Setup of the previous run:
## convolution_stage2
module convolution_stage2 (
          in1,
          in2,
          in3,
          in4,
          in5,
          in6,
          in7,
          in8,
          clk,
          rst,
          start,
          conv_out
  );
input [99:0] in1, in2, in3, in4, in5, in6, in7, in8;
input         clk, rst, start;
output reg [7:0] conv_out;
wire  [3:0]  in1_1, in1_2, in1_3, in1_4, in1_5, in1_6, in1_7, in1_8, in1_9, in1_10, in1_11, in1_12, in1_13;
wire [3:0]   in1_14, in1_15, in1_16, in1_17, in1_18, in1_19, in1_20, in1_21, in1_22, in1_23, in1_24, in1_25;
wire  [3:0]  in2_1, in2_2, in2_3, in2_4, in2_5, in2_6, in2_7, in2_8, in2_9, in2_10, in2_11, in2_12, in2_13;
wire [3:0]   in2_14, in2_15, in2_16, in2_17, in2_18, in2_19, in2_20, in2_21, in2_22, in2_23, in2_24, in2_25;
wire  [3:0]  in3_1, in3_2, in3_3, in3_4, in3_5, in3_6, in3_7, in3_8, in3_9, in3_10, in3_11, in3_12, in3_13;
wire [3:0]   in3_14, in3_15, in3_16, in3_17, in3_18, in3_19, in3_20, in3_21, in3_22, in3_23, in3_24, in3_25;
wire  [3:0]  in4_1, in4_2, in4_3, in4_4, in4_5, in4_6, in4_7, in4_8, in4_9, in4_10, in4_11, in4_12, in4_13;
wire [3:0]   in4_14, in4_15, in4_16, in4_17, in4_18, in4_19, in4_20, in4_21, in4_22, in4_23, in4_24, in4_25;
wire  [3:0]  in5_1, in5_2, in5_3, in5_4, in5_5, in5_6, in5_7, in5_8, in5_9, in5_10, in5_11, in5_12, in5_13;
wire [3:0]   in5_14, in5_15, in5_16, in5_17, in5_18, in5_19, in5_20, in5_21, in5_22, in5_23, in5_24, in5_25;
wire  [3:0]  in6_1, in6_2, in6_3, in6_4, in6_5, in6_6, in6_7, in6_8, in6_9, in6_10, in6_11, in6_12, in6_13;
wire [3:0]   in6_14, in6_15, in6_16, in6_17, in6_18, in6_19, in6_20, in6_21, in6_22, in6_23, in6_24, in6_25;
wire  [3:0]  in7_1, in7_2, in7_3, in7_4, in7_5, in7_6, in7_7, in7_8, in7_9, in7_10, in7_11, in7_12, in7_13;
wire [3:0]   in7_14, in7_15, in7_16, in7_17, in7_18, in7_19, in7_20, in7_21, in7_22, in7_23, in7_24, in7_25;
  ...
Size: roughly 9,500 cells after synthesis, roughly 8 flip-flops, ~810 I/O pins, roughly 0.067 sq mm of cells after synthesis.
Settings: LEC_CHECK=0, ABC_AREA=1, CAP_MARGIN=0, CELL_PAD_IN_SITES_DETAIL_PLACEMENT=0, CORE_MARGIN=2, CORE_UTILIZATION=20, CTS_CLUSTER_DIAMETER=140, CTS_CLUSTER_SIZE=51, GPL_ROUTABILITY_DRIVEN=1, MIN_ROUTING_LAYER=met1, PLACE_DENSITY=0.68, SLEW_MARGIN=25; clock period 21.5 ns.
run.sh (not shown) runs the stock make flow with config.mk's settings and CLKGATE_MAP_FILE=.
What the current run does differently from the previous run at the input level:
==> flow/config.mk <==
export PLATFORM = sky130hd
export DESIGN_NAME = convolution_stage2
export DESIGN_NICKNAME = convolution_stage2
export VERILOG_FILES = /design/flow/design.v
export SDC_FILE = /design/flow/constraint.sdc
export NUM_CORES = 4
export LEC_CHECK = 0
export CAP_MARGIN = 20
export CORE_MARGIN = 2
export CORE_UTILIZATION = 45
export GPL_TIMING_DRIVEN = 0
export SLEW_MARGIN = 20
==> flow/constraint.sdc <==
create_clock -name core_clock -period 14.0 [get_ports {clk}]
set_input_delay 2.8000 -clock core_clock [delete_from_list [all_inputs] [get_ports {clk}]]
set_output_delay 2.8000 -clock core_clock [all_outputs]
set_load 0.01 [all_outputs]
- The flow did not stop early for the previous run: all stages ran, and the layout cleared the timing, design-rule and antenna checks.
- The current run completed end to end; final checks failed (antenna violations, negative setup slack).
- For die area, dividing the value from the current run by the value from the previous run gives 0.42.
- Comparing routed wire length for the previous run and the current run, the bigger number came from the current run.
- NOTE: pin count of the biggest net entering global routing in the current run falls short of that of the previous run

========
Starting RTL as in the previous note.
Design convolution_stage2, start of the top module:
module convolution_stage2 (
          in1,
          in2,
          in3,
          in4,
          in5,
          in6,
          in7,
          in8,
          clk,
          rst,
          start,
          conv_out
  );
==> flow/config.mk <==
export PLATFORM = sky130hd
export DESIGN_NAME = convolution_stage2
export DESIGN_NICKNAME = convolution_stage2
export VERILOG_FILES = /design/flow/design.v
export SDC_FILE = /design/flow/constraint.sdc
export NUM_CORES = 4
export LEC_CHECK = 0
export ABC_AREA = 1
export CAP_MARGIN = 20
export CORE_ASPECT_RATIO = 1.35
export CORE_MARGIN = 2
export CORE_UTILIZATION = 72
export CTS_CLUSTER_DIAMETER = 379
export CTS_CLUSTER_SIZE = 100
export SETUP_SLACK_MARGIN = -0.62
export SLEW_MARGIN = 20
==> flow/constraint.sdc <==
create_clock -name core_clock -period 6.47 [get_ports {clk}]
set_input_delay 1.2940 -clock core_clock [delete_from_list [all_inputs] [get_ports {clk}]]
set_output_delay 1.2940 -clock core_clock [all_outputs]
set_load 0.01 [all_outputs]
The starting point aborted during clock tree synthesis (4_1_cts), error DPL-0033.
Then changed:
- ABC_AREA: 1 -> default
- CORE_ASPECT_RATIO: 1.35 -> default
- CORE_UTILIZATION: 72 -> 52
- CTS_CLUSTER_DIAMETER: 379 -> default
- CTS_CLUSTER_SIZE: 100 -> default
- SETUP_SLACK_MARGIN: -0.62 -> default
- clock period: 6.47 -> 8.15 ns (I/O delays scaled with it)
The new run finished but failed the layout checks on negative setup slack.
Synthesized cell count falls by 24%.
Die size rises by about 30%.
Synthesized area falls by about 5.6%.
Then changed:
- CORE_ASPECT_RATIO: default -> 0.5
- CORE_UTILIZATION: 52 -> 67
- CTS_CLUSTER_DIAMETER: default -> 223
- CTS_CLUSTER_SIZE: default -> 97
- SETUP_SLACK_MARGIN: default -> 1.98
Outcome:
- The new run completed, yet does not pass: negative setup slack
- setup slack gets worse by 660 ps
- routed wire length goes up by 12%
- critical path depth goes up by 3
Then changed:
- CORE_ASPECT_RATIO: 0.5 -> default
- CORE_UTILIZATION: 67 -> 58
- CTS_CLUSTER_DIAMETER: 223 -> default
- CTS_CLUSTER_SIZE: 97 -> default
- SETUP_SLACK_MARGIN: 1.98 -> default
- clock period: 8.15 -> 10.0 ns (I/O delays scaled with it)
Result: The changed run ran to the end with violations: negative setup slack; final cell count went up slightly; count of clock-buffer cells in the layout does not change; synthesized cell count is unchanged; first-iteration DRC count is lower by well over a third; cell area is about the same; worst setup slack gains 1900 ps; global-route usage fell by 9.8 points; non-clock buffer count fell by 38; synthesized area is unchanged; core utilization drops by 12 points.
Then changed:
- CORE_UTILIZATION: 58 -> 40
- clock period: 10.0 -> 14.0 ns (I/O delays scaled with it)
After rerunning: Now the flow finished clean; final cell count decreases by a few percent; hold slack is better by 780 ps; cell area goes down by roughly a tenth; setup slack gains 3000 ps.
